`design/flow/run.sh`:
```
#!/bin/bash
# the make line also repeats each setting of config.mk as NAME=value (left out here)
make -C /OpenROAD-flow-scripts/flow DESIGN_CONFIG=/design/flow/config.mk WORK_HOME=/design/flow/orfs CLKGATE_MAP_FILE= finish
```
`design/flow/config.mk`:
```
export PLATFORM = sky130hd
export DESIGN_NAME = triangle
export DESIGN_NICKNAME = triangle
export VERILOG_FILES = /design/flow/design.v
export SDC_FILE = /design/flow/constraint.sdc
export NUM_CORES = 4
export LEC_CHECK = 0
export ABC_AREA = 0
export CAP_MARGIN = 20
export CELL_PAD_IN_SITES_DETAIL_PLACEMENT = 2
export CELL_PAD_IN_SITES_GLOBAL_PLACEMENT = 0
export CORE_MARGIN = 2
export CORE_UTILIZATION = 42
export CTS_CLUSTER_SIZE = 56
export PLACE_DENSITY_LB_ADDON = 0.0
export SETUP_SLACK_MARGIN = 0.97
export SLEW_MARGIN = 20
export TNS_END_PERCENT = 40
```
`design/flow/constraint.sdc`:
```
create_clock -name core_clock -period 8.13 [get_ports {clk}]
set_input_delay 1.6260 -clock core_clock [delete_from_list [all_inputs] [get_ports {clk}]]
set_output_delay 1.6260 -clock core_clock [all_outputs]
set_load 0.01 [all_outputs]
```
`design/flow/design.v`:
```
`timescale 100ps/10ps
module triangle(clk, reset, nt, xi, yi, busy, po, xo, yo);
input        clk, reset, nt;
input  [2:0] xi, yi;
output       busy, po;
output [2:0] xo, yo;
reg busy, po;
reg [4:0] state, next_state;  
reg [6:0] x_cor[0:2];         
reg [6:0] y_cor[0:2];         
reg [1:0] s0_count;           
reg s1_count;                 
reg s2_count;                 
reg s7_count;                 
reg [4:0] horiz;              
reg [3:0] out_count;          
reg signed [8:0] a[0:1];      
reg signed [8:0] b[0:1];      
reg signed [8:0] c[0:1];      
reg [3:0] ep, save_ep;        
reg signed [7:0] value;       
reg [1:0] o_idx;              
reg [2:0] xo, yo;             
reg loc;                      
reg [3:0] start;              
parameter s0=5'd0,s1=5'd1,s2=5'd2,s3=5'd3,s4=5'd4,s5=5'd5,s6=5'd6,s7=5'd7;
integer i,j;
always @(posedge clk or posedge reset)begin
    if(reset) state<=s0;
    else state<=next_state;
end
always @(*)begin
    case(state)
        s0:next_state=(s0_count==2'd3)?s1:s0;
        s1:next_state=(s1_count==1'b1)?s2:s1;
        s2:next_state=(out_count==y_cor[0]||out_count==y_cor[1]||out_count==y_cor[2])?s5:((s2_count==1'b1)?((value==8'd0)?s5:((value[7]==1'b0)?s3:s4)):s2);
        s3:next_state=(o_idx==2'd2)?s5:s2;
        s4:next_state=(o_idx==2'd1)?s5:s2;
        s5:next_state=(out_count==y_cor[0]||out_count==y_cor[2])?s6:((loc==1'b0)?((out_count==y_cor[1])?((start==x_cor[1])?s6:s5):((start==ep)?s6:s5)):((start==x_cor[0])?s6:s5));
        s6:next_state=(out_count==y_cor[2])?s7:s2;
        s7:next_state=(s7_count==1'b1)?s0:s7;
        default:next_state=s0;
    endcase
end
always @(posedge clk or posedge reset)begin
    if(reset) busy<=1'b0;
    else begin
        if(state==s7&&s7_count==1'b1) busy<=1'b0;
        else if(state==s0&&s0_count==2'd0&&nt==1'b0) busy<=1'b0;
        else busy<=1'b1;
    end
end
always @(posedge clk or posedge reset)begin
    if(reset) s0_count<=2'd0;
    else begin
        if(state==s7) s0_count<=2'd0;
        else if(state==s0&&s0_count==2'd0&&nt==1'b0) s0_count<=2'd0;
        else s0_count<=s0_count+2'd1;
    end
end
always @(posedge clk or posedge reset)begin
    if(reset)begin
        s1_count<=1'b0;
    end
    else begin
        if(state==s1) s1_count<=1'b1;
        else s1_count<=1'b0;
    end
end
always @(posedge clk or posedge reset)begin
    if(reset)begin
        s2_count<=1'b0;
    end
    else begin
        if(state==s2) s2_count<=1'b1;
        else s2_count<=1'b0;
    end
end
always @(posedge clk or posedge reset)begin
    if(reset)begin
        s7_count<=1'b0;
    end
    else begin
        if(state==s7) s7_count<=1'b1;
        else s7_count<=1'b0;
    end
end
always @(posedge clk or posedge reset)begin
    if(reset)begin
        loc<=1'b0;
    end
    else begin
        if(state==s1)begin
            if(x_cor[1]>x_cor[0]) loc<=1'b0;
            else loc<=1'b1;
        end
    end
end
always @(posedge clk or posedge reset)begin
    if(reset)begin
        for(i=0;i<2;i=i+1)begin
            a[i]<=9'd0;
        end
    end
    else begin
        case(state)
            s1:begin
                if(loc==1'b0)begin
                    a[0]<=($signed(y_cor[1])-$signed(y_cor[0]));
                    a[1]<=($signed(y_cor[2])-$signed(y_cor[1]));
                end
                else begin
                    a[0]<=($signed(y_cor[1])-$signed(y_cor[0]));
                    a[1]<=(~($signed(y_cor[2])-$signed(y_cor[1])))+9'd1;
                end
            end
        endcase
    end
end
always @(posedge clk or posedge reset)begin
    if(reset)begin
        for(i=0;i<2;i=i+1)begin
            b[i]<=9'd0;
        end
    end
    else begin
        case(state)
            s1:begin
                if(loc==1'b0)begin
                    b[0]<=(~($signed(x_cor[1])-$signed(x_cor[0])))+9'd1;
                    b[1]<=(~($signed(x_cor[2])-$signed(x_cor[1])))+9'd1;
                end
                else begin
                    b[0]<=(~($signed(x_cor[1])-$signed(x_cor[0])))+9'd1;
                    b[1]<=($signed(x_cor[2])-$signed(x_cor[1]));
                end
            end
        endcase
    end
end
always @(posedge clk or posedge reset)begin
    if(reset)begin
        for(i=0;i<2;i=i+1)begin
            c[i]<=9'd0;
        end
    end
    else begin
        case(state)
            s1:begin
                if(loc==1'b0)begin
                    c[0]<=($signed(y_cor[0]*x_cor[1])-$signed(y_cor[1]*x_cor[0]));
                    c[1]<=($signed(y_cor[1]*x_cor[2])-$signed(y_cor[2]*x_cor[1]));
                end
                else begin
                    c[0]<=($signed(y_cor[0]*x_cor[1])-$signed(y_cor[1]*x_cor[0]));
                    c[1]<=(~($signed(y_cor[1]*x_cor[2])-$signed(y_cor[2]*x_cor[1])))+9'd1;
                end
            end
        endcase
    end
end
always @(posedge clk or posedge reset)begin
    if(reset)begin
        for(i=0;i<3;i=i+1)begin
            x_cor[i]<=7'd0;
        end
    end
    else begin
        case(state)
            s0:begin
                x_cor[s0_count]<=xi;
            end
        endcase
    end
end
always @(posedge clk or posedge reset)begin
    if(reset)begin
        for(i=0;i<3;i=i+1)begin
            y_cor[i]<=7'd0;
        end
    end
    else begin
        case(state)
            s0:begin
                y_cor[s0_count]<=yi;
            end
        endcase
    end
end
always @(posedge clk or posedge reset)begin
    if(reset) begin
        horiz<=5'd0;
    end
    else begin
        case(state)
            s1:begin
                horiz<=(x_cor[1]-x_cor[0]);
            end
        endcase
    end
end
always @(posedge clk or posedge reset)begin
    if(reset)begin
        out_count<=4'd0;
    end
    else begin
        case(state)
            s1:out_count<=y_cor[0];
            s6:out_count<=out_count+4'd1;
        endcase
    end
end
always @(posedge clk or posedge reset)begin
    if(reset)begin
        ep<=4'd0;
    end
    else begin
        if(loc==1'b0)begin
            if(state==s6) ep<=save_ep;
            else if(state==s3)begin
                if(out_count<y_cor[1])begin
                    if(o_idx==2'd2) ep<=ep;
                    else ep<=ep+4'd1;
                end
                else ep<=ep-4'd1;
            end
            else if(state==s4)begin
                if(out_count<y_cor[1]) ep<=ep-4'd1;
                else begin
                    if(o_idx==2'd1) ep<=ep;
                    else ep<=ep+4'd1;
                end
            end
            else ep<=ep;
        end
        else begin
            if(state==s6) ep<=save_ep;
            else if(state==s3)begin
                if(out_count<y_cor[1])begin
                    if(o_idx==2'd2) ep<=ep;
                    else ep<=ep-4'd1;
                end
                else ep<=ep+4'd1;
            end
            else if(state==s4)begin
                if(out_count<y_cor[1]) ep<=ep+4'd1;
                else begin
                    if(o_idx==2'd1) ep<=ep;
                    else ep<=ep-4'd1;
                end
            end
            else ep<=ep;
        end
    end
end
always @(posedge clk or posedge reset)begin
    if(reset)begin
        o_idx<=2'd0;
    end
    else begin
        if(state==s3) o_idx<=2'd1;
        else if(state==s4) o_idx<=2'd2;
        else if(state==s5) o_idx<=2'd0;
    end
end
always @(posedge clk or posedge reset)begin
    if(reset)begin
        save_ep<=4'd0;
    end
    else begin
        if(state==s1) save_ep<=(x_cor[0]+x_cor[1])>>1;
    end
end
always @(posedge clk or posedge reset)begin
    if(reset)begin
        value<=8'd0;
    end
    else begin
        if(state==s2) begin
            if(out_count==y_cor[0]||out_count==y_cor[1]||out_count==y_cor[2]) value<=8'd0;
            else if(out_count<y_cor[1]) begin
                value<=(a[0]*$signed(ep))+(b[0]*$signed(out_count))+c[0];
            end
            else begin
                value<=(a[1]*$signed(ep))+(b[1]*$signed(out_count))+c[1];
            end
        end
    end
end
always @(posedge clk or posedge reset)begin
    if(reset) po<=1'b0;
    else if(state==s5) po<=1'b1;
    else po<=1'b0;
end
always @(posedge clk)begin
    if(state==s5) start<=start+4'd1;
    else begin
        if(loc==1'b0) start<=x_cor[0];
        else begin
            if(out_count==y_cor[1]) start<=x_cor[1];
            else start<=ep;
        end
    end
end
always @(posedge clk or posedge reset)begin
    if(reset)begin
        xo<=3'd0;
    end
    else begin
        if(state==s5)begin
            if(out_count==y_cor[0]) xo<=x_cor[0];
            else if(out_count==y_cor[2]) xo<=x_cor[2];
            else xo<=start;
        end
    end
end
always @(posedge clk or posedge reset)begin
    if(reset)begin
        yo<=3'd0;
    end
    else begin
        if(state==s5)begin
            if(out_count==y_cor[0]) yo<=y_cor[0];
            else if(out_count==y_cor[2]) yo<=y_cor[2];
            else yo<=out_count;
        end
    end
end
endmodule
```
==> results of run 1 <==
-- metal layers --
layer	vias to the layer above	routed length, um
met5	-	0
met4	0	447
met3	22	723
met2	70	13200
met1	3662	12400
li1	3253	-
-- per-stage QoR --
step | power, mW | setup slack [ns] | area [um2]
finish | 1.32 | 3.03 | 10600
global route | 1.39 | 2.75 | 10600
CTS | 1.34 | 2.97 | 10600
detailed placement | 0.848 | 3.00 | 10300
global placement | 0.835 | 3.17 | 10300
floorplan | 0.750 | 3.33 | 9820
-- cell type report --
type / instances / area (um2)
well taps: 313 / 392
flip-flops and latches: 105 / 2610
multi-input cells: 731 / 6570
repair buffers: 21 / 218
clock buffers: 10 / 239
fillers: 2457 / 12100
clock inverters: 6 / 83.8
inverters: 141 / 532
==> changes_impl.md, run 1 <==
### Changed

* Post-synth area hogs: dfrtp_1, fa_1, ha_1
* Min-delay src: s7_count
* Combinational gate power at 0.293 mW
* Number of global-route vias before repair at 7925
* Crit path kind: register to register
* Crit Path Max Fanout at 16
* Hold worst-path end: busy
* Number of setup buffers added after CTS at 0
* Sw power at 0.421 mW
* Adder Area Share at 0.323
* Die area at 24600 um2
* OpenROAD warning count at 39
* Antenna Nets Post-Route at 0
* ANT cells at 0
* P&R area growth vs syn at 8.40%
* Insertion Delay late pin at 0.37 ns
* Post-route setup TNS at 0 ns
* Period utilisation layout at 0.628
* Num ports at 17
* Critical R2R Launch: ep[0]
* Ys async rst share at 0.962
* Row count at 55
* Antenna violations before repair at 0
* Register area share after synthesis at 0.266
* Inserted Clock Buffers at 9
* Worst reg2reg endpoint: value[6]
* Post-DR vias/cell at 5.28
* PortBufs at 16
* Final Core Density at 0.467
* Status: timing/DRC/antenna clean
* Max-cap check violation count at 0
* Clk_skew at 0.0108 ns
* Overall routing resource usage at 0.237
* First-pass iteration count of the detailed router at 4
* Global Route met2 Usage at 0.400
* Hold depth at 1
* XOR/XNOR Area Share at 0.0733
* Seq. pwr at 0.547 mW
* Pre-Place Util at 0.431
* Buf/Inv on CP at 2
* RSZ-0062 raised after global routing: no
* Cts hold-fix bufs at 0
* Highest clock rate at 196 MHz
* Mux share at 0.0594
* CTS Sinks at 105
* AND/OR/NAND/NOR Cells, Area Fraction at 0.124
* Worst R2R Setup Slack at 3.03 ns
* Cell Area, Synth at 9820 um2
* Area leader, netlist: dfrtp_1
* Aoi share at 0.0895
* Die Span Y at 157 um
* Sequential power share at 0.413
* Logic pwr share at 0.221
* Worst-Margin Slew at 0.907 ns
* Placed cells at 1310
* Leading power group: sequential cells
* Die X at 157 um
* Switch share at 0.318
* Cell Type Count at 52
* Yosys Instances at 1005
* Final WL at 26800 um
* CTS Buffer Depth at 2
* Main flop type: dfrtp_1
* Core ar. at 22800 um2
* CP max stage delay at 0.77 ns
* Via count at 7007
* End of the critical path: value[6]
* Type of destination of the critical path: register
* Nets@finish at 1217
* Hold Vio Cnt, Final at 0
* CTS tree: yes
* Net Count, Synth at 1213
* GRT overflow at 0
* Leak pwr at 5.26 nW
* Worst path cell trace: and2_1 -> inv_1 -> fa_1 -> inv_1 -> fa_1 -> fa_1 -> fa_1 -> fa_1 -> ha_1 -> a21oi_1 -> o21bai_1 -> a21oi_1 -> xnor2_1 -> mux2i_1 -> o22ai_1
* Hold slack final at 0.486 ns
* H-tree depth at 3
* Pwr dens at 124 nW/um2
* Syn Inst Count at 1005
* Ys Warns at 6
* Worst setup SP type: register
* Crit path required time at 8.41 ns
* Clock power share at 0.366
* Slew Viols, Final at 0
* Residual DRC at 0
* Met1 GRT Util at 0.327
* Peak supply drop at 0.0902 mV
* First-pass GRT wire length at 44000 um
* WL/cell at 20.2 um
* Largest net degree at the start of global routing at 74
* Register clock-pin slew on the reported worst setup and hold paths at 0.08 ns
* P_int at 0.904 mW
* Synth logic family: adder cells
* Worst path top cell family by delay: adder cells
* PostCTS Resize Cnt at 0
* Cell mode on critical path: fa_1
* GRT Max-Usage Layer: met2
* Post-route insts no fill at 1327
* Slew HR at 0.390
* CTS root buffer: clkbuf_16
* Flops out of synthesis at 105
* Clk power at 0.485 mW
* Worst EP arrival at 5.38 ns
* Final min period at 5.10 ns
* Number of enable flip-flop cells at 0
* DR iter-0 viols at 279
* Tightest Hold Check Type: register to register
* Mapped Avg Cell Area at 9.77 um2
* Crit path depth at 15
* Most common cell in the netlist: inv_1
* Final setup violation count at 0
* Gpl congestion at 0.808
* Max stage delay cell, worst path: dfrtp_1
* Top-area cell share at 0.255
* Worst Setup SP: ep[0]
* Met3 Resource Use GR at 0.0216
* Yosys stat chip area at 9820 um2
* Most instantiated cells after synthesis: inv_1, ha_1, dfrtp_1
* Post-DP HPWL at 21200 um
* R2R depth at 15
==> run 2, diff against run 1 <==
ABC_AREA = 1   (was 0)
CELL_PAD_IN_SITES_DETAIL_PLACEMENT = unset   (was 2)
CELL_PAD_IN_SITES_GLOBAL_PLACEMENT = unset   (was 0)
CORE_UTILIZATION = 72   (was 42)
CTS_CLUSTER_DIAMETER = 400   (was unset)
CTS_CLUSTER_SIZE = 10   (was 56)
PLACE_DENSITY = 0.39   (was unset)
PLACE_DENSITY_LB_ADDON = unset   (was 0.0)
SETUP_SLACK_MARGIN = -0.17   (was 0.97)
clock period = 2.98 ns   (was 8.13 ns; I/O delays follow)
==> changes_impl.md, run 2 <==
### Changed

* Sequential power share at 0.523
* Post-synth area hogs: dfrtp_1, fa_1, ha_1
* Cts hold-fix bufs at 0
* Placed Area at 11500 um2
* P&R area growth vs syn at 18.9%
* Period utilisation layout at 1.59
* End of the critical path: value[7]
* Flops out of synthesis at 105
* Pwr dens at 224 nW/um2
* CP max stage delay at 0.56 ns
* Tightest Hold Check Type: register to register
* Row count at 43
* DR iter-0 viols at 822
* Number of global-route vias before repair at 8868
* Insertion Delay late pin at 0.37 ns
* Register area share after synthesis at 0.253
* Post-route setup TNS at -10.0 ns
* CTS Sinks at 105
* Peak supply drop at 0.478 mV
* Status: failed layout checks
* Area leader, netlist: dfrtp_1
* Worst reg2reg endpoint: value[7]
* Antenna violations before repair at 0
* CTS Buffer Depth at 2
* Final setup violation count at 14
* Largest net degree at the start of global routing at 102
* Worst-Margin Slew at 0.646 ns
* R2R depth at 19
* Cell Type Count at 51
* Place WS at -1.54 ns
* Ys async rst share at 0.962
* Min-delay src: s2_count
* Top-area cell share at 0.243
* Crit path depth at 19
* Die area at 15300 um2
* Most common cell in the netlist: nand2_1
* Die Span Y at 124 um
* Overall routing resource usage at 0.360
* Hold Vio Cnt, Final at 0
* Pre-Place Util at 0.740
* Nets@finish at 1620
* Worst R2R Setup Slack at -1.75 ns
* Residual DRC at 0
* Crit path kind: register to register
* Critical R2R Launch: out_count[3]
* Worst path top cell family by delay: adder cells
* Max-cap check violation count at 0
* Clk_skew at 0.0124 ns
* Num ports at 17
* Gpl congestion at 0.904
* First-pass GRT wire length at 41800 um
* Net Count, Synth at 1513
* Type of destination of the critical path: register
* AND/OR/NAND/NOR Cells, Area Fraction at 0.199
* Sw power at 0.685 mW
* Mux share at 0.000971
* Mapped Avg Cell Area at 7.90 um2
* Slew HR at 0.569
* Logic pwr share at 0.025
* First-pass iteration count of the detailed router at 7
* Setup ws final at -1.75 ns
* Number of enable flip-flop cells at 0
* Final WL at 27600 um
* Combinational gate power at 0.0687 mW
* Highest clock rate at 211 MHz
* XOR/XNOR Area Share at 0.0390
* Tot Pwr at 2.75 mW
* Ys Warns at 6
* Yosys stat chip area at 10300 um2
* Max stage delay cell, worst path: fa_1
* Antenna Nets Post-Route at 0
* PortBufs at 16
* Switch share at 0.249
* Slew Viols, Final at 0
* Post-DR vias/cell at 5.68
* WL/cell at 17.3 um
* Worst Setup SP: out_count[3]
* Final min period at 4.73 ns
* Fail Reasons: setup timing
* Hold slack final at 0.477 ns
* GRT overflow at 0
* Cell Area, Synth at 10300 um2
* Synth logic family: adder cells
* H-tree depth at 3
* Core ar. at 13900 um2
* Aoi share at 0.0872
* Yosys Instances at 1305
* Fin area at 12300 um2
* Buf/Inv on CP at 4
* ANT cells at 0
* Clock power share at 0.452
* Worst EP arrival at 4.99 ns
* Most instantiated cells after synthesis: nand2_1, inv_1, ha_1
* CTS root buffer: clkbuf_16
* OpenROAD warning count at 46
* Seq. pwr at 1.44 mW
* CTS tree: yes
* Main flop type: dfrtp_1
* Hold worst-path end: state[2]
* Inserted Clock Buffers at 9
* Via count at 9073
* Crit Path Max Fanout at 7
* Clk power at 1.24 mW
* P_int at 2.06 mW
* Leak pwr at 6.85 nW
* Die X at 124 um
* RSZ-0062 raised after global routing: yes
* Adder Area Share at 0.308
* Worst setup SP type: register
* Crit path required time at 3.24 ns
* Hold depth at 1
* Leading power group: sequential cells
* Register clock-pin slew on the reported worst setup and hold paths at 0.08 ns
* Post-DP HPWL at 20100 um
* Worst path cell trace: inv_2 -> or2_2 -> fa_1 -> fa_1 -> fa_1 -> inv_1 -> fa_1 -> ha_1 -> ha_4 -> a21oi_1 -> nand3_1 -> inv_1 -> nand2_1 -> nand2_1 -> inv_1 -> nand2_1 -> nand3_2 -> nand3_1 -> nand2_1
* Syn Inst Count at 1305
[run 2: repair_timing]
action | CTS | global route
pin swaps | 11 | 10
gates resized | 36 | 44
buffers inserted | 1 | 6
endpoints found under the setup margin | 13 | 16
[run 2: per-layer routing]
| layer | vias up | track usage | wire length, um |
|---|---|---|---|
| li1 | 4243 | - | - |
| met1 | 4346 | 0.436 | 11000 |
| met2 | 383 | 0.621 | 13500 |
| met3 | 101 | 0.0582 | 1750 |
| met4 | 0 | 0.185 | 1380 |
| met5 | - | 0 | 0 |
[run 2: area by class of cell]
class | instances | area, um2
Clock buffer | 9 | 225
Tap cell | 180 | 225
Sequential cell | 105 | 2620
Timing Repair Buffer | 135 | 1100
Clock inverter | 7 | 88.8
Multi-Input combinational cell | 899 | 7020
Inverter | 262 | 987
Fill cell | 715 | 1680
[run 2: stage by stage]
step,std cells,utilization
floorplan,1305,-
global placement,1577,0.828
detailed placement,1577,0.828
CTS,1592,0.863
global route,1597,0.880
finish,1597,0.880
==> run 3, diff against run 2 <==
CAP_MARGIN = 0   (was 20)
CELL_PAD_IN_SITES_GLOBAL_PLACEMENT = 1   (was unset)
CORE_ASPECT_RATIO = 0.83   (was unset)
CORE_UTILIZATION = 55   (was 72)
CTS_CLUSTER_DIAMETER = 304   (was 400)
CTS_CLUSTER_SIZE = unset   (was 10)
PLACE_DENSITY = unset   (was 0.39)
PLACE_DENSITY_LB_ADDON = 0.13   (was unset)
SETUP_SLACK_MARGIN = 1.14   (was -0.17)
SLEW_MARGIN = 10   (was 20)
TNS_END_PERCENT = unset   (was 40)
clock period = 5.23 ns   (was 2.98 ns; I/O delays follow)
==> changes_impl.md, run 3 <==
### Changed

* Die area at 19900 um2
* Place WS at 0.565 ns
* P&R area growth vs syn at 9.98%
* Clock power share at 0.450
* Gpl congestion at 0.882
* Cell Type Count at 51
* Switch share at 0.249
* Fin area at 11300 um2
* Register clock-pin slew on the reported worst setup and hold paths at 0.08 ns
* Die X at 154 um
* Core ar. at 18300 um2
* CTS root buffer: clkbuf_16
* RSZ-0062 raised after global routing: yes
* Post-route setup TNS at 0 ns
* R2R depth at 22
* Hold Vio Cnt, Final at 0
* Most instantiated cells after synthesis: nand2_1, inv_1, ha_1
* Fillers at 1706
* Syn Inst Count at 1305
* Yosys stat chip area at 10300 um2
* Worst path cell trace: inv_8 -> or2_4 -> fa_1 -> fa_1 -> inv_1 -> fa_1 -> fa_1 -> fa_1 -> ha_4 -> nand2_2 -> nor2_2 -> nand2_1 -> nand3_1 -> nand2_1 -> nand2_2 -> inv_1 -> nand2_1 -> nand2_1 -> nand2_1 -> nand3_1 -> nand3_1 -> nand2_1
* CTS tree: yes
* Insertion Delay late pin at 0.37 ns
* Slew HR at 0.430
* GRT overflow at 0
* Post-DP HPWL at 19900 um
* Tot Pwr at 1.56 mW
* Placed Area at 10700 um2
* Worst reg2reg endpoint: value[7]
* Num ports at 17
* Crit Path Max Fanout at 5
* Die Span Y at 129 um
* Ys async rst share at 0.962
* Inserted Clock Buffers at 9
* Worst R2R Setup Slack at 0.75 ns
* First-pass iteration count of the detailed router at 5
* Cell Area, Synth at 10300 um2
* Final min period at 4.48 ns
* Post-route insts no fill at 1564
* OpenROAD warning count at 42
* Crit path kind: register to register
* P_int at 1.17 mW
* Hold slack final at 0.478 ns
* Hold depth at 1
* Antenna violations before repair at 0
* Final Core Density at 0.619
* Number of enable flip-flop cells at 0
* Worst Setup SP: out_count[3]
* Sw power at 0.388 mW
* Seq. pwr at 0.818 mW
* Adder Area Share at 0.308
* XOR/XNOR Area Share at 0.0390
* Period utilisation layout at 0.857
* H-tree depth at 3
* Residual DRC at 0
* Pre-Place Util at 0.563
* Tightest Hold Check Type: register to register
* DR iter-0 viols at 617
* Via count at 8144
* Register area share after synthesis at 0.253
* Most common cell in the netlist: nand2_1
* ANT cells at 0
* Worst EP arrival at 4.74 ns
* Sequential power share at 0.525
* Buf/Inv on CP at 3
* AND/OR/NAND/NOR Cells, Area Fraction at 0.199
* Worst path top cell family by delay: adder cells
* WL/cell at 16.2 um
* CTS Sinks at 105
* Highest clock rate at 223 MHz
* Yosys Instances at 1305
* First-pass GRT wire length at 42200 um
* Logic pwr share at 0.025
* Antenna Nets Post-Route at 0
* Min-delay src: s2_count
* Clk_skew at 0.0147 ns
* CTS Buffer Depth at 2
* Post-synth area hogs: dfrtp_1, fa_1, ha_1
* Cts hold-fix bufs at 0
* Final WL at 25400 um
* Top-area cell share at 0.243
* Row count at 45
* Leading power group: sequential cells
* Ys Warns at 6
* Final setup violation count at 0
* Clk power at 0.701 mW
* Cell mode on critical path: nand2_1
* Worst-Margin Slew at 0.854 ns
* Number of global-route vias before repair at 8049
* Max stage delay cell, worst path: fa_1
* Hold worst-path end: state[2]
* Net Count, Synth at 1513
* Critical R2R Launch: out_count[3]
* Post-DR vias/cell at 5.21
* Synth logic family: adder cells
* PortBufs at 16
* Crit path required time at 5.48 ns
* Peak supply drop at 0.181 mV
* CP max stage delay at 0.54 ns
* Flop area at 2620 um2
* Logic area at 6730 um2
* Overall routing resource usage at 0.276
* Mapped Avg Cell Area at 7.90 um2
* Placed cells at 1530
* Leak pwr at 6.42 nW
* Nets@finish at 1532
* Worst setup SP type: register
* Combinational gate power at 0.0383 mW
* Type of destination of the critical path: register
* End of the critical path: value[7]
* Pwr dens at 137 nW/um2
* Setup ws final at 0.746 ns
* Max-cap check violation count at 0
* Main flop type: dfrtp_1
* Mux share at 0.000971
* Crit path depth at 22
* Slew Viols, Final at 0
* Status: timing/DRC/antenna clean
* Largest net degree at the start of global routing at 39
* Aoi share at 0.0872
* Flops out of synthesis at 105
* Area leader, netlist: dfrtp_1
[run 3: timing repair]
item,CTS,global route
pin swaps,6,6
setup buffers,14,3
setup endpoints to repair,5,6
gates resized,22,7
cloned,1,0
[run 3: layout make-up]
class	count	area share
Multi-Input combinational cell	899	0.594
Inverter	262	0.0877
Tap cell	235	0.0259
Clock inverter	7	0.00707
Timing Repair Buffer	46	0.0339
Sequential cell	105	0.231
Clock buffer	9	0.0199
Timing Repair inverter	1	0.000552
[run 3: layer usage]
layer	vias up	global-route usage	part of all wire
met3	29	0.0374	0.041
li1	4073	-	-
met1	3887	0.387	0.48
met2	155	0.454	0.45
met5	-	0	0
met4	0	0.0775	0.024
==> run 4, diff against run 3 <==
CAP_MARGIN = 20   (was 0)
CELL_PAD_IN_SITES_GLOBAL_PLACEMENT = unset   (was 1)
CORE_ASPECT_RATIO = unset   (was 0.83)
CORE_MARGIN = 7   (was 2)
CORE_UTILIZATION = 40   (was 55)
CTS_CLUSTER_DIAMETER = unset   (was 304)
GPL_TIMING_DRIVEN = 0   (was unset)
MIN_ROUTING_LAYER = met2   (was unset)
PLACE_DENSITY_LB_ADDON = 0.15   (was 0.13)
SETUP_SLACK_MARGIN = 0.49   (was 1.14)
SLEW_MARGIN = 20   (was 10)
TNS_END_PERCENT = 10   (was unset)
clock period = 4.03 ns   (was 5.23 ns; I/O delays follow)
==> changes_impl.md, run 4 <==
### Changed

* Crit path depth at 20
* Via count at 11800
* Yosys Instances at 1305
* Highest clock rate at 214 MHz
* Leading power group: sequential cells
* Adder Area Share at 0.308
* Worst R2R Setup Slack at -0.64 ns
* GRT overflow at 0
* CP max stage delay at 0.54 ns
* Mux share at 0.000971
* Mapped Avg Cell Area at 7.90 um2
* Min-delay src: state[4]
* Post-DR vias/cell at 6.99
* Peak supply drop at 0.175 mV
* Slew HR at 0.513
* Place WS at -1.31 ns
* Type of destination of the critical path: register
* Sequential power share at 0.520
* Combinational gate power at 0.0521 mW
* Placed Area at 11000 um2
* Cell Type Count at 51
* Most instantiated cells after synthesis: nand2_1, inv_1, ha_1
* Crit path kind: register to register
* Worst reg2reg endpoint: value[6]
* Yosys stat chip area at 10300 um2
* Final setup violation count at 5
* Insertion Delay late pin at 0.37 ns
* Worst Setup SP: out_count[3]
* Syn Inst Count at 1305
* Max-cap check violation count at 0
* End of the critical path: value[6]
* Hold Vio Cnt, Final at 0
* PortBufs at 16
* Register area share after synthesis at 0.253
* Fillers at 2521
* Final min period at 4.67 ns
* First-pass iteration count of the detailed router at 9
* Cts hold-fix bufs at 0
* Worst path top cell family by delay: adder cells
* Crit Path Max Fanout at 5
* Worst path cell trace: clkinv_4 -> clkbuf_16 -> or2_2 -> fa_1 -> fa_1 -> inv_1 -> fa_1 -> fa_1 -> fa_1 -> ha_4 -> a21oi_1 -> nand2_1 -> nand2_1 -> nand2_1 -> a21oi_2 -> xnor2_1 -> nand2_1 -> nand2_1 -> nand2_1 -> nand2_1
* Critical R2R Launch: out_count[3]
* DR iter-0 viols at 1675
* Tightest Hold Check Type: register to register
* Crit path required time at 4.33 ns
* CTS root buffer: clkbuf_16
* Cell mode on critical path: nand2_1
* Clk power at 0.929 mW
* Logic pwr share at 0.025
* Seq. pwr at 1.06 mW
* Sw power at 0.523 mW
* Main flop type: dfrtp_1
* Leak pwr at 6.53 nW
* Post-DP HPWL at 21600 um
* Cell Area, Synth at 10300 um2
* H-tree depth at 3
* Inserted Clock Buffers at 9
* Clock power share at 0.455
* Die X at 175 um
* AND/OR/NAND/NOR Cells, Area Fraction at 0.199
* Status: failed layout checks
* P&R area growth vs syn at 15.3%
* Antenna Nets Post-Route at 0
* Post-route insts no fill at 1686
* Pwr dens at 172 nW/um2
* Clk_skew at 0.0141 ns
* WL/cell at 17.0 um
* Overall routing resource usage at 0.283
* Fail Reasons: setup timing
* Buf/Inv on CP at 3
* First-pass GRT wire length at 45400 um
* Most common cell in the netlist: nand2_1
* CTS tree: yes
* Placed cells at 1652
* Hold depth at 0
* XOR/XNOR Area Share at 0.0390
* CTS Buffer Depth at 2
* Max stage delay cell, worst path: fa_1
* Hold worst-path end: s1_count
* Core ar. at 25300 um2
* Num ports at 17
* Die Span Y at 175 um
* Nets@finish at 1559
* Final Core Density at 0.470
* Post-synth area hogs: dfrtp_1, fa_1, ha_1
* RSZ-0062 raised after global routing: yes
* ANT cells at 0
* Setup ws final at -0.643 ns
* Net Count, Synth at 1513
* Period utilisation layout at 1.16
* Largest net degree at the start of global routing at 57
* Switch share at 0.256
* Row count at 58
* Register clock-pin slew on the reported worst setup and hold paths at 0.08 ns
* Number of enable flip-flop cells at 0
* Hold slack final at 0.412 ns
* Die area at 30500 um2
* Synth logic family: adder cells
* CTS Sinks at 105
* Final WL at 28700 um
* Top-area cell share at 0.243
* Area leader, netlist: dfrtp_1
* Worst-Margin Slew at 0.731 ns
* P_int at 1.52 mW
* Residual DRC at 0
* Fin area at 11900 um2
* Gpl congestion at 0.866
* R2R depth at 20
* Pre-Place Util at 0.408
* Number of global-route vias before repair at 12900
* Slew Viols, Final at 0
* Worst setup SP type: register
* Ys Warns at 6
* Flops out of synthesis at 105
* OpenROAD warning count at 42
* Antenna violations before repair at 0
* Worst EP arrival at 4.97 ns
* Aoi share at 0.0872
* Ys async rst share at 0.962
run 4: per-stage QoR:
stage	total power, mW	TNS [ns]
detailed placement	1.14	-5.74
global placement	1.13	-125.91
finish	2.04	-2.74
floorplan	1.11	-1.66
global route	2.10	-3.65
CTS	2.05	-2.90
run 4: per-layer routing:
| layer | track usage | share of wire |
|---|---|---|
| met3 | 0.400 | 0.41 |
| met1 | - | 0 |
| met5 | 0.0965 | 0.0099 |
| met2 | 0.334 | 0.50 |
| met4 | 0.0323 | 0.073 |
run 4: cell type report:
type                    instances  area [um2]  area share
well taps                     330         413      0.0348
multi-input cells             899        6880       0.579
inverters                     262         998      0.0841
clock inverters                 7        86.3     0.00727
repair buffers                 35         327      0.0275
plain buffers                  39         327      0.0275
clock buffers                   9         225      0.0190
flip-flops and latches        105        2630       0.221
run 4: what timing repair did:
| item | in CTS | in global routing |
|---|---|---|
| endpoints found under the setup margin | 11 | 15 |
| pin swaps | 9 | 27 |
| setup buffers | 5 | 12 |
| gates resized | 48 | 65 |
| cloned | 0 | 1 |
==> run 5, diff against run 4 <==
ABC_AREA = unset   (was 1)
CORE_MARGIN = 2   (was 7)
CORE_UTILIZATION = 66   (was 40)
GPL_TIMING_DRIVEN = unset   (was 0)
MIN_ROUTING_LAYER = unset   (was met2)
PLACE_DENSITY_LB_ADDON = unset   (was 0.15)
SETUP_SLACK_MARGIN = 0.85   (was 0.49)
TNS_END_PERCENT = unset   (was 10)
clock period = 3.42 ns   (was 4.03 ns; I/O delays follow)
==> changes_impl.md, run 5 <==
### Changed

* Status: failed layout checks
* Fail Reasons: setup timing
* Most common cell in the netlist: inv_1
* Max-cap check violation count at 0
* R2R depth at 16
* First-pass GRT wire length at 41000 um
* Crit path depth at 16
* Hold Vio Cnt, Final at 0
* Clock power share at 0.337
* Antenna violations before repair at 0
* Fillers at 836
* Number of global-route vias before repair at 8282
* Leading power group: sequential cells
* Final setup violation count at 6
* Net Count, Synth at 1213
* Antenna Nets Post-Route at 0
* Die area at 15900 um2
* Buf/Inv on CP at 2
* Leak pwr at 5.85 nW
* Flops out of synthesis at 105
* Post-DP HPWL at 18800 um
* P&R area growth vs syn at 22.6%
* Nets@finish at 1332
* Peak supply drop at 0.341 mV
* RSZ-0062 raised after global routing: yes
* Final WL at 24700 um
* P_int at 2.29 mW
* Switch share at 0.310
* Hold slack final at 0.486 ns
* Number of enable flip-flop cells at 0
* Gpl congestion at 0.891
* Worst reg2reg endpoint: value[7]
* ANT cells at 0
* Adder Area Share at 0.323
* Inserted Clock Buffers at 9
* Row count at 44
* Ys Warns at 6
* Worst EP arrival at 4.65 ns
* Critical R2R Launch: ep[0]
* Slew HR at 0.424
* Cell mode on critical path: fa_1
* End of the critical path: value[7]
* Ys async rst share at 0.962
* Aoi share at 0.0895
* Slew Viols, Final at 0
* Combinational gate power at 0.917 mW
* Register area share after synthesis at 0.266
* Yosys Instances at 1005
* Hold worst-path end: busy
* XOR/XNOR Area Share at 0.0733
* CTS root buffer: clkbuf_16
* Cell Type Count at 52
* Max stage delay cell, worst path: fa_1
* Overall routing resource usage at 0.329
* Crit path kind: register to register
* Pwr dens at 275 nW/um2
* Via count at 7519
* Highest clock rate at 226 MHz
* Crit path required time at 3.65 ns
* Post-synth area hogs: dfrtp_1, fa_1, ha_1
* OpenROAD warning count at 44
* Worst setup SP type: register
* Die Span Y at 126 um
* Flop area at 2620 um2
* Min-delay src: s7_count
* Logic pwr share at 0.277
* Crit Path Max Fanout at 6
* Main flop type: dfrtp_1
* Num ports at 17
* Die X at 126 um
* Residual DRC at 0
* Logic area at 7120 um2
* Post-DR vias/cell at 5.73
* Worst Setup SP: ep[0]
* Clk power at 1.12 mW
* Sw power at 1.03 mW
* Place WS at -1.09 ns
* Worst path top cell family by delay: adder cells
* Seq. pwr at 1.28 mW
* Register clock-pin slew on the reported worst setup and hold paths at 0.08 ns
* Hold depth at 1
* Tightest Hold Check Type: register to register
* Yosys stat chip area at 9820 um2
* DR iter-0 viols at 436
* Period utilisation layout at 1.29
* Final min period at 4.42 ns
* Type of destination of the critical path: register
* Mux share at 0.0594
* Core ar. at 14500 um2
* Largest net degree at the start of global routing at 74
* Syn Inst Count at 1005
* CTS Buffer Depth at 2
* CTS tree: yes
* Sequential power share at 0.386
* Mapped Avg Cell Area at 9.77 um2
* WL/cell at 18.8 um
* Placed Area at 11000 um2
* Pre-Place Util at 0.675
* First-pass iteration count of the detailed router at 5
* Most instantiated cells after synthesis: inv_1, ha_1, dfrtp_1
* Fin area at 12000 um2
* PortBufs at 16
* GRT overflow at 0
* Insertion Delay late pin at 0.36 ns
* Area leader, netlist: dfrtp_1
* Worst R2R Setup Slack at -1.0 ns
* Top-area cell share at 0.255
* Worst-Margin Slew at 0.864 ns
* H-tree depth at 3
* Worst path cell trace: buf_12 -> nand2_1 -> fa_1 -> inv_1 -> fa_1 -> fa_1 -> fa_1 -> fa_1 -> ha_4 -> a21oi_1 -> nor2_1 -> o211ai_1 -> nand2_1 -> xnor2_1 -> mux2i_1 -> o22ai_1
* Clk_skew at 0.0117 ns
* Synth logic family: adder cells
* CTS Sinks at 105
* Setup ws final at -0.999 ns
* CP max stage delay at 0.57 ns
* Cell Area, Synth at 9820 um2
* AND/OR/NAND/NOR Cells, Area Fraction at 0.124
run 5: cell type report:
type	count	area share
Multi-Input combinational cell	731	0.592
Tap cell	184	0.0191
Inverter	141	0.0477
Sequential cell	105	0.218
Timing Repair Buffer	136	0.0980
Clock inverter	6	0.00582
Clock buffer	10	0.0199
run 5: per-layer routing:
layer	wire length [um]	track usage	part of all wire	vias to the layer above
met5	0	0	0	-
met4	821	0.116	0.033	0
met3	1040	0.0421	0.042	58
met2	12600	0.578	0.51	210
met1	10200	0.420	0.41	3760
li1	-	-	-	3491
run 5: metrics by stage:
| step | power, mW | std cells | utilization | setup TNS (ns) |
|---|---|---|---|---|
| 3_3_place_gp | 2.02 | 1269 | 0.756 | -4.88 |
| 3_5_place_dp | 2.06 | 1269 | 0.756 | -5.77 |
| 2_1_floorplan | 1.82 | 1005 | - | -4.03 |
| 6_report | 3.31 | 1313 | 0.828 | -4.90 |
| 4_1_cts | 3.25 | 1305 | 0.812 | -5.21 |
| 5_1_grt | 3.47 | 1313 | 0.828 | -5.97 |
run 5: repair_timing:
action / 4_1_cts / 5_1_grt
hold buffers: 0 / 0
cloned: 0 / 0
endpoints found under the hold margin: 0 / 0
endpoints found under the setup margin: 19 / 33
pin swaps: 42 / 27
gates resized: 75 / 39
setup buffers: 20 / 8
==> run 6, diff against run 5 <==
ABC_AREA = 0   (was unset)
CELL_PAD_IN_SITES_GLOBAL_PLACEMENT = 3   (was unset)
CORE_UTILIZATION = 19   (was 66)
CTS_CLUSTER_DIAMETER = 293   (was unset)
CTS_CLUSTER_SIZE = 100   (was unset)
HOLD_SLACK_MARGIN = -0.05   (was unset)
PLACE_DENSITY = 0.89   (was unset)
SETUP_SLACK_MARGIN = unset   (was 0.85)
SLEW_MARGIN = 5   (was 20)
TNS_END_PERCENT = 15   (was unset)
clock period = 5.0 ns   (was 3.42 ns; I/O delays follow)
==> changes_impl.md, run 6 <==
### Changed

* CTS Buffer Depth at 2
* PostCTS Resize Cnt at 0
* Max stage delay cell, worst path: fa_1
* Worst path cell trace: nand2b_1 -> fa_1 -> fa_1 -> inv_1 -> fa_1 -> fa_1 -> fa_1 -> ha_1 -> a21oi_1 -> nor2_1 -> o211ai_1 -> nand2_1 -> xnor2_1 -> mux2i_1 -> o22ai_1
* Seq. pwr at 0.887 mW
* Gpl congestion at 0.826
* Mux share at 0.0594
* Combinational gate power at 0.421 mW
* Post-route setup TNS at 0 ns
* Post-DP HPWL at 18900 um
* Number of setup buffers added after CTS at 0
* Highest clock rate at 216 MHz
* Yosys stat chip area at 9820 um2
* Met1 GRT Util at 0.136
* Leading power group: sequential cells
* Mapped Avg Cell Area at 9.77 um2
* Critical R2R Launch: b[1][0]
* Worst setup SP type: register
* Period utilisation layout at 0.927
* Setup ws final at 0.364 ns
* Syn Inst Count at 1005
* Antenna violations before repair at 0
* Worst EP arrival at 4.86 ns
* DR iter-0 viols at 314
* Register clock-pin slew on the reported worst setup and hold paths at 0.08 ns
* Post-route insts no fill at 1705
* Ys async rst share at 0.962
* Sequential power share at 0.433
* Post-synth area hogs: dfrtp_1, fa_1, ha_1
* Num ports at 17
* Buf/Inv on CP at 1
* Peak supply drop at 0.150 mV
* Final setup violation count at 0
* Pre-Place Util at 0.192
* CP max stage delay at 0.57 ns
* Number of global-route vias before repair at 7198
* Die X at 231 um
* Crit Path Max Fanout at 5
* Row count at 83
* Leak pwr at 5.30 nW
* End of the critical path: value[7]
* Hold worst-path end: state[7]
* Most common cell in the netlist: inv_1
* Clk_skew at 0.0132 ns
* Global Route met2 Usage at 0.143
* Area leader, netlist: dfrtp_1
* Worst-Margin Slew at 0.967 ns
* Tightest Hold Check Type: register to register
* Logic pwr share at 0.205
* Tot Pwr at 2.05 mW
* Place WS at 0.367 ns
* Aoi share at 0.0895
* PortBufs at 16
* Hold Vio Cnt, Final at 0
* WL/cell at 13.9 um
* Min-delay src: s7_count
* R2R depth at 15
* Overall routing resource usage at 0.0933
* RSZ-0062 raised after global routing: no
* H-tree depth at 3
* Synth logic family: adder cells
* Largest net degree at the start of global routing at 52
* Via count at 6708
* Core ar. at 51200 um2
* Worst Setup SP: b[1][0]
* Crit path kind: register to register
* GRT Max-Usage Layer: met2
* Status: timing/DRC/antenna clean
* Ys Warns at 6
* Nets@finish at 1228
* Cell Area, Synth at 9820 um2
* GRT overflow at 0
* Die area at 53500 um2
* Post-DR vias/cell at 3.93
* Cts hold-fix bufs at 0
* XOR/XNOR Area Share at 0.0733
* First-pass iteration count of the detailed router at 5
* Main flop type: dfrtp_1
* Worst path top cell family by delay: adder cells
* Hold depth at 1
* Antenna Nets Post-Route at 0
* Clk power at 0.742 mW
* Clock power share at 0.362
* Final min period at 4.64 ns
* Die Span Y at 231 um
* Inserted Clock Buffers at 9
* Pwr dens at 184 nW/um2
* CTS Sinks at 105
* OpenROAD warning count at 39
* Most instantiated cells after synthesis: inv_1, ha_1, dfrtp_1
* P&R area growth vs syn at 13.5%
* Top-area cell share at 0.255
* First-pass GRT wire length at 39300 um
* Met3 Resource Use GR at 0.0141
* AND/OR/NAND/NOR Cells, Area Fraction at 0.124
* Type of destination of the critical path: register
* Hold slack final at 0.481 ns
* Net Count, Synth at 1213
* Slew Viols, Final at 0
* Placed cells at 1689
* Cell mode on critical path: fa_1
* Crit path required time at 5.23 ns
* Flops out of synthesis at 105
* ANT cells at 0
* Adder Area Share at 0.323
* Switch share at 0.311
* Fillers at 5567
* Cell Type Count at 52
* Slew HR at 0.350
* Insertion Delay late pin at 0.37 ns
* Register area share after synthesis at 0.266
* Sw power at 0.638 mW
* Residual DRC at 0
* Worst reg2reg endpoint: value[7]
* Number of enable flip-flop cells at 0
* Crit path depth at 15
* CTS tree: yes
* Max-cap check violation count at 0
* Final WL at 23700 um
* Yosys Instances at 1005
* Worst R2R Setup Slack at 0.36 ns
* CTS root buffer: clkbuf_16
* P_int at 1.41 mW
## run 6: final cells by class
class                      count  area (um2)  area share
multi-input combinational    731        6570       0.589
sequential                   105        2610       0.234
tap                          680         851      0.0763
inverter                     141         532      0.0477
timing repair buffer          32         280      0.0251
clock buffer                  10         239      0.0214
clock inverter                 6        65.1     0.00584
## run 6: per-stage QoR
step | utilization | area (um2)
floorplan | - | 9820
detailed placement | 0.212 | 10800
finish | 0.218 | 11100
global placement | 0.212 | 10800
CTS | 0.218 | 11100
global route | 0.218 | 11100
## run 6: routing by layer
layer,routed length [um],vias to the layer above
li1,-,3294
met1,12500,3303
met2,10200,86
met3,606,25
met4,352,0
met5,0,-
==> run 7, diff against run 6 <==
ABC_AREA = unset   (was 0)
CELL_PAD_IN_SITES_GLOBAL_PLACEMENT = unset   (was 3)
CORE_UTILIZATION = 66   (was 19)
CTS_CLUSTER_DIAMETER = unset   (was 293)
CTS_CLUSTER_SIZE = unset   (was 100)
HOLD_SLACK_MARGIN = unset   (was -0.05)
PLACE_DENSITY = unset   (was 0.89)
SETUP_SLACK_MARGIN = 0.94   (was unset)
SLEW_MARGIN = 20   (was 5)
TNS_END_PERCENT = unset   (was 15)
clock period = 3.54 ns   (was 5.0 ns; I/O delays follow)
==> changes_impl.md, run 7 <==
### Changed

* Overall routing resource usage at 0.325
* Synth logic family: adder cells
* Setup ws final at -0.950 ns
* Antenna violations before repair at 0
* Num ports at 17
* Antenna Nets Post-Route at 0
* Ys Warns at 6
* Sequential power share at 0.385
* Pwr dens at 258 nW/um2
* Buf/Inv on CP at 2
* Post-DP HPWL at 18500 um
* Logic pwr share at 0.270
* Ys async rst share at 0.962
* WL/cell at 19.4 um
* Nets@finish at 1360
* Combinational gate power at 0.866 mW
* Mux share at 0.0594
* Cell Type Count at 52
* Hold depth at 1
* CTS Buffer Depth at 2
* Hold Vio Cnt, Final at 0
* Worst-Margin Slew at 0.890 ns
* Crit Path Max Fanout at 5
* Seq. pwr at 1.24 mW
* End of the critical path: value[6]
* Critical R2R Launch: out_count[2]
* Final setup violation count at 6
* Mapped Avg Cell Area at 9.77 um2
* Yosys Instances at 1005
* Period utilisation layout at 1.27
* Leak pwr at 6.02 nW
* Cts hold-fix bufs at 0
* Die area at 15900 um2
* Gpl congestion at 0.913
* Final min period at 4.49 ns
* Min-delay src: s7_count
* Crit path depth at 14
* H-tree depth at 3
* Hold slack final at 0.487 ns
* Peak supply drop at 0.305 mV
* Die X at 126 um
* Die Span Y at 126 um
* Worst R2R Setup Slack at -0.95 ns
* Final WL at 26000 um
* XOR/XNOR Area Share at 0.0733
* Core ar. at 14500 um2
* GRT overflow at 0
* Switch share at 0.312
* Placed Area at 11000 um2
* Worst path top cell family by delay: adder cells
* AND/OR/NAND/NOR Cells, Area Fraction at 0.124
* Most instantiated cells after synthesis: inv_1, ha_1, dfrtp_1
* Metal2 WL at 13400 um
* Number of global-route vias before repair at 8101
* Crit path required time at 3.82 ns
* ANT cells at 0
* Yosys stat chip area at 9820 um2
* Max-cap check violation count at 0
* Slew HR at 0.407
* R2R depth at 14
* CTS Sinks at 105
* RSZ-0062 raised after global routing: yes
* CTS tree: yes
* Hold worst-path end: state[7]
* First-pass iteration count of the detailed router at 7
* Clock power share at 0.345
* Worst EP arrival at 4.77 ns
* Final Core Density at 0.855
* Inserted Clock Buffers at 9
* Post-route setup TNS at -4.32 ns
* WL met3 at 1380 um
* Status: failed layout checks
* Adder Area Share at 0.323
* DRT met1 WL at 10300 um
* DR iter-0 viols at 509
* Fin area at 12400 um2
* Fail Reasons: setup timing
* Net Count, Synth at 1213
* Max stage delay cell, worst path: fa_1
* Number of enable flip-flop cells at 0
* P&R area growth vs syn at 26.5%
* Leading power group: sequential cells
* Syn Inst Count at 1005
* Sw power at 1.00 mW
* Post-synth area hogs: dfrtp_1, fa_1, ha_1
* Via count at 7838
* Insertion Delay late pin at 0.37 ns
* P_int at 2.21 mW
* Tightest Hold Check Type: register to register
* Highest metal used: met4
* Tot Pwr at 3.21 mW
* Crit path kind: register to register
* Top-area cell share at 0.255
* Post-DR vias/cell at 5.84
* Register clock-pin slew on the reported worst setup and hold paths at 0.09 ns
* Worst path cell trace: buf_4 -> and2_1 -> fa_1 -> fa_1 -> fa_1 -> fa_1 -> ha_1 -> ha_1 -> inv_1 -> o21bai_1 -> a21oi_1 -> xnor2_1 -> mux2i_1 -> o22ai_1
* Register area share after synthesis at 0.266
* Row count at 44
* Worst Setup SP: out_count[2]
* OpenROAD warning count at 44
* CTS root buffer: clkbuf_16
* Clk_skew at 0.0174 ns
* Area leader, netlist: dfrtp_1
* First-pass GRT wire length at 40300 um
* Worst setup SP type: register
* Cell mode on critical path: fa_1
* Flops out of synthesis at 105
* Largest net degree at the start of global routing at 75
* Worst reg2reg endpoint: value[6]
* Aoi share at 0.0895
* CP max stage delay at 0.52 ns
* Clk power at 1.11 mW
* Highest clock rate at 223 MHz
* Residual DRC at 0
* Cell Area, Synth at 9820 um2
* Most common cell in the netlist: inv_1
* Main flop type: dfrtp_1
* PortBufs at 16
* Slew Viols, Final at 0
* Pre-Place Util at 0.675
* Type of destination of the critical path: register
## run 7: per-stage QoR
step | worst slack (ns) | instances
finish | -0.950 | 1341
global route | -1.06 | 1341
CTS | -0.904 | 1319
detailed placement | -1.01 | 1268
global placement | -0.855 | 1268
floorplan | -0.757 | 1005
## run 7: layer usage
layer | vias up | track usage
met3 | 84 | 0.0497
met5 | - | 0
met1 | 3908 | 0.411
met4 | 0 | 0.123
li1 | 3560 | -
met2 | 286 | 0.565
## run 7: final cells by class
type	count	area (um2)
Clock buffer	10	239
Clock inverter	6	83.8
Fill cell	770	2110
Inverter	141	562
Multi-Input combinational cell	731	7250
Sequential cell	105	2630
Tap cell	184	230
Timing Repair Buffer	164	1430
## run 7: timing repair
action,in CTS,in global routing
setup endpoints to repair,17,27
setup buffers,35,22
pin swaps,53,28
gates cloned,0,0
gates resized,93,60
==> run 8, diff against run 7 <==
ABC_AREA = 1   (was unset)
CAP_MARGIN = 5   (was 20)
CORE_UTILIZATION = 72   (was 66)
CTS_CLUSTER_DIAMETER = 25   (was unset)
CTS_CLUSTER_SIZE = 100   (was unset)
MAX_ROUTING_LAYER = met4   (was unset)
PLACE_DENSITY_LB_ADDON = 0.19   (was unset)
SETUP_SLACK_MARGIN = 0.89   (was 0.94)
clock period = 3.94 ns   (was 3.54 ns; I/O delays follow)
==> changes_impl.md, run 8 <==
### Changed

* Worst Setup SP: out_count[3]
* Hold depth at 1
* Sw power at 0.513 mW
* Fail Reasons: setup timing
* P_int at 1.54 mW
* Number of global-route vias before repair at 9739
* First-pass iteration count of the detailed router at 9
* Post-route setup TNS at -2.99 ns
* Cell mode on critical path: nand2_1
* Main flop type: dfrtp_1
* Flop area at 2630 um2
* Crit path depth at 19
* Tightest Hold Check Type: register to register
* Yosys Instances at 1305
* Combinational gate power at 0.0562 mW
* Final WL at 33900 um
* Worst path top cell family by delay: adder cells
* Aoi share at 0.0872
* Crit Path Max Fanout at 5
* Type of destination of the critical path: register
* Final setup violation count at 6
* Yosys stat chip area at 10300 um2
* RSZ-0062 raised after global routing: yes
* Max-cap check violation count at 0
* Leak pwr at 6.95 nW
* Clk power at 0.906 mW
* GRT overflow at 0
* Worst R2R Setup Slack at -0.66 ns
* CTS tree: yes
* Post-synth area hogs: dfrtp_1, fa_1, ha_1
* CTS root buffer: clkbuf_16
* Logic area at 7090 um2
* Period utilisation layout at 1.17
* Flops out of synthesis at 105
* Setup ws final at -0.659 ns
* Via count at 10000
* Register clock-pin slew on the reported worst setup and hold paths at 0.07 ns
* Largest net degree at the start of global routing at 67
* Num ports at 17
* Register area share after synthesis at 0.253
* Status: failed layout checks
* Leading power group: sequential cells
* Switch share at 0.250
* Mapped Avg Cell Area at 7.90 um2
* Worst reg2reg endpoint: value[6]
* Area leader, netlist: dfrtp_1
* Crit path required time at 4.25 ns
* AND/OR/NAND/NOR Cells, Area Fraction at 0.199
* Top-area cell share at 0.243
* Insertion Delay late pin at 0.37 ns
* Nets@finish at 1625
* Adder Area Share at 0.308
* Inserted Clock Buffers at 9
* Final min period at 4.60 ns
* Worst-Margin Slew at 0.869 ns
* Die Span Y at 124 um
* Clk_skew at 0.0103 ns
* Die area at 15300 um2
* PortBufs at 16
* XOR/XNOR Area Share at 0.0390
* Min-delay src: s2_count
* Buf/Inv on CP at 3
* Peak supply drop at 0.333 mV
* Ys async rst share at 0.962
* Hold Vio Cnt, Final at 0
* H-tree depth at 3
* Tot Pwr at 2.05 mW
* Worst setup SP type: register
* Synth logic family: adder cells
* DR iter-0 viols at 1351
* Highest clock rate at 217 MHz
* Most common cell in the netlist: nand2_1
* Hold worst-path end: state[2]
* Die X at 124 um
* Clock power share at 0.442
* Row count at 43
* Mux share at 0.000971
* Residual DRC at 0
* Net Count, Synth at 1513
* Antenna violations before repair at 0
* Gpl congestion at 0.950
* Pwr dens at 165 nW/um2
* Cts hold-fix bufs at 0
* Cell Type Count at 51
* Most instantiated cells after synthesis: nand2_1, inv_1, ha_1
* Syn Inst Count at 1305
* Slew HR at 0.420
* Antenna Nets Post-Route at 0
* First-pass GRT wire length at 48000 um
* Post-DR vias/cell at 6.25
* Pre-Place Util at 0.740
* Worst path cell trace: inv_2 -> buf_6 -> fa_1 -> inv_1 -> fa_1 -> fa_1 -> fa_1 -> fa_1 -> ha_4 -> a21oi_2 -> nand2_1 -> nand2_1 -> nand2_1 -> a21oi_2 -> xnor2_2 -> nand2_2 -> nand2_1 -> nand2_1 -> nand2_1
* R2R depth at 19
* Cell Area, Synth at 10300 um2
* Seq. pwr at 1.09 mW
* CTS Sinks at 105
* Core ar. at 13900 um2
* Worst EP arrival at 4.90 ns
* Overall routing resource usage at 0.431
* ANT cells at 0
* Crit path kind: register to register
* OpenROAD warning count at 42
* WL/cell at 21.2 um
* P&R area growth vs syn at 20.4%
* End of the critical path: value[6]
* Place WS at -0.606 ns
* Logic pwr share at 0.027
* Post-DP HPWL at 20700 um
* Sequential power share at 0.530
* Slew Viols, Final at 0
* Critical R2R Launch: out_count[3]
* CTS Buffer Depth at 2
* CP max stage delay at 0.58 ns
* Ys Warns at 6
* Number of enable flip-flop cells at 0
* Fillers at 617
* Max stage delay cell, worst path: fa_1
==> run 8: per-layer routing <==
| metal | part of all wire | global-route usage | up-vias |
|---|---|---|---|
| met5 | 0 | - | - |
| met4 | 0.097 | 0.266 | 0 |
| met3 | 0.10 | 0.0879 | 325 |
| met2 | 0.46 | 0.703 | 798 |
| met1 | 0.34 | 0.489 | 4644 |
| li1 | - | - | 4253 |
==> run 8: repair_timing <==
action | CTS | global route
gates resized | 59 | 57
setup buffers | 20 | 13
pin swaps | 28 | 32
endpoints found under the setup margin | 15 | 16
==> run 8: per-stage QoR <==
step	hold slack [ns]	instance area [um2]	cells	utilization
after floorplan	0.372	10600	1305	-
after global placement	0.456	11400	1553	0.818
after detailed placement	0.461	11400	1553	0.818
after CTS	0.470	12100	1589	0.868
after global routing	0.502	12400	1602	0.890
final	0.470	12400	1602	0.890
==> run 8: area by class of cell <==
class                      instances  share of cell area
multi-input combinational        899               0.571
sequential                       105               0.212
timing repair buffer             140              0.0962
inverter                         262              0.0800
clock buffer                       9              0.0182
tap                              180              0.0182
clock inverter                     7             0.00454
==> run 9, diff against run 8 <==
CAP_MARGIN = 0   (was 5)
CORE_ASPECT_RATIO = 1.32   (was unset)
CORE_MARGIN = 3   (was 2)
CTS_CLUSTER_DIAMETER = 53   (was 25)
CTS_CLUSTER_SIZE = 14   (was 100)
MAX_ROUTING_LAYER = unset   (was met4)
PLACE_DENSITY_LB_ADDON = 0.06   (was 0.19)
SETUP_SLACK_MARGIN = 0.81   (was 0.89)
SLEW_MARGIN = 40   (was 20)
clock period = 2.75 ns   (was 3.94 ns; I/O delays follow)
==> changes_impl.md, run 9 <==
## Implementation

* Status: stopped before the end
* Fail Step: global routing
* Log Error: [ERROR DPL-0038] Utilization greater than 100%, impossible to legalize
* Most instantiated cells after synthesis: nand2_1, inv_1, ha_1
* CTS Sinks at 105
* Post-DP HPWL at 21500 um
* Adder Area Share at 0.308
* Yosys stat chip area at 10300 um2
* Core ar. at 13800 um2
* Synth logic family: adder cells
* Mapped Avg Cell Area at 7.90 um2
* Top-area cell share at 0.243
* H-tree depth at 3
* Post-synth area hogs: dfrtp_1, fa_1, ha_1
* XOR/XNOR Area Share at 0.0390
* CTS Buffer Depth at 2
* Cts hold-fix bufs at 0
* Number of enable flip-flop cells at 0
* Die X at 110 um
* Gpl congestion at 0.968
* Num ports at 17
* Net Count, Synth at 1513
* Register area share after synthesis at 0.253
* Flops out of synthesis at 105
* Die area at 15800 um2
* Die Span Y at 143 um
* Most common cell in the netlist: nand2_1
* Inserted Clock Buffers at 9
* CTS root buffer: clkbuf_16
* AND/OR/NAND/NOR Cells, Area Fraction at 0.199
* Aoi share at 0.0872
* Pre-Place Util at 0.747
* Mux share at 0.000971
* Ys Warns at 6
* Yosys Instances at 1305
* Cell Type Count at 51
* Row count at 49
* Syn Inst Count at 1305
* Cell Area, Synth at 10300 um2
* PortBufs at 16
* Main flop type: dfrtp_1
* Ys async rst share at 0.962
* Area leader, netlist: dfrtp_1
-- run 9: what timing repair did --
action,CTS
setup endpoints to repair,52
gates resized,179
gates cloned,1
setup buffers,39
pin swaps,75
-- run 9: per-stage QoR --
step / cell area (um2) / power (mW) / worst slack [ns] / cells / hold slack [ns]
detailed placement: 11800 / 1.67 / -1.75 / 1578 / 0.465
global placement: 11800 / 1.67 / -1.67 / 1578 / 0.456
floorplan: 10800 / 1.63 / -1.76 / 1305 / 0.372
CTS: 13100 / 2.90 / -1.68 / 1634 / 0.476
==> run 10, diff against run 9 <==
ABC_AREA = unset   (was 1)
CAP_MARGIN = 20   (was 0)
CORE_ASPECT_RATIO = unset   (was 1.32)
CORE_MARGIN = 2   (was 3)
CTS_CLUSTER_DIAMETER = 357   (was 53)
CTS_CLUSTER_SIZE = 15   (was 14)
PLACE_DENSITY_LB_ADDON = 0.02   (was 0.06)
SETUP_SLACK_MARGIN = -0.27   (was 0.81)
SLEW_MARGIN = 20   (was 40)
==> changes_impl.md, run 10 <==
### Changed

* Worst EP arrival at 4.84 ns
* Clk power at 1.44 mW
* Worst setup SP type: register
* Hold depth at 1
* R2R depth at 15
* Inserted Clock Buffers at 9
* Final setup violation count at 21
* Leak pwr at 6.07 nW
* Main flop type: dfrtp_1
* Logic area at 7220 um2
* PortBufs at 16
* Insertion Delay late pin at 0.37 ns
* Crit path depth at 15
* Post-route insts no fill at 1346
* Worst R2R Setup Slack at -1.85 ns
* Peak supply drop at 0.532 mV
* Switch share at 0.327
* Number of enable flip-flop cells at 0
* Final min period at 4.60 ns
* Setup ws final at -1.85 ns
* P&R area growth vs syn at 26.5%
* CTS Buffer Depth at 2
* Slew HR at 0.429
* Max stage delay cell, worst path: fa_1
* DR iter-0 viols at 1220
* CTS Sinks at 105
* Flop area at 2630 um2
* Ys Warns at 6
* Min-delay src: s7_count
* Yosys stat chip area at 9820 um2
* Most instantiated cells after synthesis: inv_1, ha_1, dfrtp_1
* Antenna violations before repair at 0
* Final Core Density at 0.934
* XOR/XNOR Area Share at 0.0733
* Register clock-pin slew on the reported worst setup and hold paths at 0.08 ns
* Adder Area Share at 0.323
* Largest net degree at the start of global routing at 75
* CTS tree: yes
* First-pass iteration count of the detailed router at 8
* Fail Reasons: setup timing
* Overall routing resource usage at 0.407
* Top-area cell share at 0.255
* Buf/Inv on CP at 2
* Placed Area at 11200 um2
* Mux share at 0.0594
* Tightest Hold Check Type: register to register
* CP max stage delay at 0.57 ns
* GRT overflow at 0
* Fin area at 12400 um2
* Highest clock rate at 217 MHz
* P_int at 2.93 mW
* Cell Type Count at 52
* Clk_skew at 0.0116 ns
* Antenna Nets Post-Route at 0
* Type of destination of the critical path: register
* Combinational gate power at 1.32 mW
* Worst path top cell family by delay: adder cells
* Clock power share at 0.331
* CTS root buffer: clkbuf_16
* Seq. pwr at 1.59 mW
* Register area share after synthesis at 0.266
* Number of global-route vias before repair at 8935
* RSZ-0062 raised after global routing: yes
* Placed cells at 1293
* Worst-Margin Slew at 0.857 ns
* Post-DP HPWL at 18400 um
* OpenROAD warning count at 42
* Max-cap check violation count at 0
* AND/OR/NAND/NOR Cells, Area Fraction at 0.124
* Post-synth area hogs: dfrtp_1, fa_1, ha_1
* Mapped Avg Cell Area at 9.77 um2
* Period utilisation layout at 1.67
* Synth logic family: adder cells
* End of the critical path: value[7]
* Sequential power share at 0.365
* Cell mode on critical path: fa_1
* H-tree depth at 3
* Area leader, netlist: dfrtp_1
* Critical R2R Launch: out_count[1]
* Die area at 14600 um2
* Ys async rst share at 0.962
* Sw power at 1.43 mW
* Flops out of synthesis at 105
* Logic pwr share at 0.304
* Nets@finish at 1373
* Worst Setup SP: out_count[1]
* Final WL at 32700 um
* Core ar. at 13300 um2
* Hold worst-path end: busy
* Worst path cell trace: buf_4 -> nand2_1 -> fa_1 -> fa_1 -> fa_1 -> inv_1 -> fa_1 -> ha_1 -> xor2_1 -> xnor2_1 -> xnor2_1 -> xnor3_1 -> xnor2_1 -> mux2i_1 -> o22ai_1
* Yosys Instances at 1005
* Residual DRC at 0
* Post-DR vias/cell at 6.53
* Cell Area, Synth at 9820 um2
* ANT cells at 0
* Crit path required time at 2.99 ns
* Fillers at 447
* Cts hold-fix bufs at 0
* Aoi share at 0.0895
* Hold Vio Cnt, Final at 0
* Via count at 8789
* Most common cell in the netlist: inv_1
* First-pass GRT wire length at 45200 um
* Pwr dens at 351 nW/um2
* Net Count, Synth at 1213
* Worst reg2reg endpoint: value[7]
* WL/cell at 24.3 um
* Gpl congestion at 0.881
* Syn Inst Count at 1005
* Slew Viols, Final at 0
* Die Span Y at 121 um
* Leading power group: sequential cells
* Die X at 121 um
* Crit Path Max Fanout at 7
* Num ports at 17
* Place WS at -1.76 ns
* Pre-Place Util at 0.738
* Row count at 42
* Status: failed layout checks
* Crit path kind: register to register
-- run 10: what timing repair did --
action,CTS,global route
endpoints found under the setup margin,16,16
pin swaps,45,54
buffers inserted,27,17
resized,100,40
-- run 10: per-stage QoR --
stage	hold slack, ns	power (mW)	TNS, ns
3_5_place_dp	0.472	2.58	-14.22
4_1_cts	0.483	4.10	-12.49
6_report	0.499	4.36	-16.03
3_3_place_gp	0.453	2.54	-13.03
5_1_grt	0.509	4.47	-17.77
2_1_floorplan	0.352	2.25	-11.09
-- run 10: layout make-up --
type,instances,area share
clock buffers,10,0.0192
clock inverters,6,0.00675
inverters,141,0.0450
flip-flops and latches,105,0.211
multi-input cells,731,0.581
well taps,176,0.0177
repair buffers,177,0.119
-- run 10: routing by layer --
| metal | vias to the layer above | track usage | share of wire |
|---|---|---|---|
| met1 | 4233 | 0.488 | 0.33 |
| met3 | 252 | 0.0745 | 0.10 |
| li1 | 3573 | - | - |
| met5 | - | 0 | 0 |
| met4 | 0 | 0.203 | 0.079 |
| met2 | 731 | 0.706 | 0.48 |
Power is estimated from default activity; no workload was simulated.
